== job 9758 ==
## top
module top(
	input wire clk,
	input wire rst_n,
	input wire [4:0] paddr,
	input wire [31:0] pwdata,
	input wire pwrite_in,
	output reg [31:0] data,
	output reg pready
);
Size in the first run: ~3700 cells after synthesis, about 1100 flip-flops, ~49000 um^2 of cells after synthesis.
clock: 3.91 ns
lec_check: 0
cap_margin: 20
core_margin: 2
core_utilization: 40
place_density: 0.6
slew_margin: 20
run.sh (not shown) runs the stock make flow with config.mk's settings and CLKGATE_MAP_FILE=.
diff inputs: job 9758 => job 5871
Settings: changing CORE_UTILIZATION from 40 to 67; setting CTS_CLUSTER_SIZE to 95 for the first time; changing the clock period (ns, I/O delays scaled along) from 3.91 to 7.37.
Findings:
Between job 5871 and job 9758, the minimum period implied by the final worst setup slack is lower for job 9758. Summary: design area, job 5871 better than job 9758. Diff job 9758 -> job 5871: chip footprint saw a decrease; net switching share of the total power saw a decrease; relative area change from synthesis to final layout saw a decrease; number of global-route vias before repair saw an increase. Job 5871 gives less insertion delay to the later sink of the worst-skew pair than job 9758 did. On total power: job 5871 sits below job 9758. Area after synthesis came out exactly the same in job 5871 and job 9758.
## Diff of input files: job 3951 against job 5871
Settings: CTS_CLUSTER_DIAMETER newly set to 392; CORE_UTILIZATION changed from 67 to 72; CTS_CLUSTER_SIZE removed (was 95); ABC_AREA newly set to 1; the clock period (ns, I/O delays scaled along) changed from 7.37 to 2.17.
--- outcome ---
Job 3951 — non-clock buffer area fraction after layout 7.3 points higher, job 5871 as reference. Synthesized cell count ends up lower on job 5871. Core utilization: job 3951 higher than job 5871. Register share after synthesis delta for job 3951 relative to job 5871: 0.27 points lower. Diff job 5871 -> job 3951 | routed wire length | up by more than 10%. Number of nets in the final layout (job 3951 / job 5871): 1.6. From the logs: job 3951 reached the end of the flow and failed the layout checks with negative setup slack. Job 5871 ran to completion and came out clean on the timing, design-rule and antenna checks. The leakage power figure in job 3951 is 1.08 times that in job 5871. For the summed area of non-filler cells in the final layout, job 3951 came in about 8% higher than job 5871 did. Going from job 5871 to job 3951, number of gates resized after CTS grows by 31.
diff inputs: job 3951 => job 8878
Settings: PLACE_DENSITY: 0.6 -> unset; SETUP_SLACK_MARGIN: unset -> -0.2; CTS_CLUSTER_SIZE: unset -> 15; CTS_CLUSTER_DIAMETER: 392 -> 393; PLACE_DENSITY_LB_ADDON: unset -> 0.07.
Findings:
- Compared with job 3951, in job 8878 fraction of registers with async set or reset after synthesis now sits at about the same level, routed wire length now sits lower.
- The power of job 8878 falls short of that of job 3951 by 14%.
- A launching instance or port of the critical path of ic1.paddr_out[3]$_DFFE_PN0P_ is what job 8878 shows, while ic1.paddr_out[4]$_DFFE_PN0P_ belongs to job 3951.
- Job 8878 finished all stages; however, its layout fails the closing checks, the failures being negative setup slack.
- Job 8878: register share of the cell area 2.6 points above job 3951
- Between job 3951 and job 8878, the flow reports net load switching power decreasing by more than 10%.
- Summary — wire length of the first global-routing pass, job 8878 relative to job 3951: lower, by 4.7%.
- Maximum frequency in job 8878 vs job 3951: up 2.3%
- Going from job 3951 to job 8878, via count of the first global-routing pass shrank by a few percent.
The inputs of job 810 differ from those of job 8878 as listed below.
Settings: swapping 20 for 25 in SLEW_MARGIN; clearing CTS_CLUSTER_DIAMETER, which used to be 393; swapping 72 for 66 in CORE_UTILIZATION; swapping 0.07 for 0.24 in PLACE_DENSITY_LB_ADDON; swapping -0.2 for -0.19 in SETUP_SLACK_MARGIN; putting GPL_TIMING_DRIVEN at 1 where nothing was set; clearing ABC_AREA, which used to be 1; clearing CTS_CLUSTER_SIZE, which used to be 15; swapping 2.17 for 2.71 in the clock period (ns, I/O delays scaled along).
--- outcome ---
- Job 810: complete, dirty (negative setup slack)
- Job 8878 has higher utilization after layout than job 810.
- Per the comparison of job 810 with job 8878, minimum period implied by the final worst setup slack went up; fraction of the cycle the final worst path needs increased 0.33 points; overall die height saw an increase; fmax saw a decrease.
- Going from job 8878 to job 810, placeable core region shows an increase of 8.6%, cell area after technology mapping shrank by about 0.5%, fraction of the mapped netlist area in simple logic gates went down by 20 points.
- Between job 8878 and job 810, number of global-route vias before repair is higher for job 8878, job 810 comes in under that.


top again, from the RTL that the note above started with.
==> flow/config.mk <==
export PLATFORM = sky130hd
export DESIGN_NAME = top
export DESIGN_NICKNAME = top
export VERILOG_FILES = /design/flow/design.v
export SDC_FILE = /design/flow/constraint.sdc
export NUM_CORES = 4
export LEC_CHECK = 0
export CAP_MARGIN = 20
export CORE_MARGIN = 2
export CORE_UTILIZATION = 72
export CTS_CLUSTER_DIAMETER = 45
export CTS_CLUSTER_SIZE = 22
export GPL_TIMING_DRIVEN = 1
export PLACE_DENSITY_LB_ADDON = 0.29
export SETUP_SLACK_MARGIN = 0.49
export SLEW_MARGIN = 25
==> flow/constraint.sdc <==
create_clock -name core_clock -period 3.91 [get_ports {clk}]
set_input_delay 0.7820 -clock core_clock [delete_from_list [all_inputs] [get_ports {clk}]]
set_output_delay 0.7820 -clock core_clock [all_outputs]
set_load 0.01 [all_outputs]
Then changed:
==> flow/config.mk (replaced) <==
export PLATFORM = sky130hd
export DESIGN_NAME = top
export DESIGN_NICKNAME = top
export VERILOG_FILES = /design/flow/design.v
export SDC_FILE = /design/flow/constraint.sdc
export NUM_CORES = 4
export LEC_CHECK = 0
export ABC_AREA = 1
export CAP_MARGIN = 20
export CORE_ASPECT_RATIO = 1.51
export CORE_MARGIN = 7
export CORE_UTILIZATION = 46
export CTS_CLUSTER_SIZE = 31
export GPL_TIMING_DRIVEN = 0
export MAX_ROUTING_LAYER = met4
export MIN_ROUTING_LAYER = met2
export PLACE_DENSITY_LB_ADDON = 0.24
export SETUP_SLACK_MARGIN = 0.61
export SLEW_MARGIN = 5
export TNS_END_PERCENT = 65
==> flow/constraint.sdc (replaced) <==
create_clock -name core_clock -period 5.14 [get_ports {clk}]
set_input_delay 1.0280 -clock core_clock [delete_from_list [all_inputs] [get_ports {clk}]]
set_output_delay 1.0280 -clock core_clock [all_outputs]
set_load 0.01 [all_outputs]
After rerunning: This time the run died in global routing (5_1_grt) with GRT-0116; die size rose by well over a third; area after synthesis climbs slightly; synthesized cell count rose by well over a third.
No activity file was given, so power comes from the tool's default toggle rates.
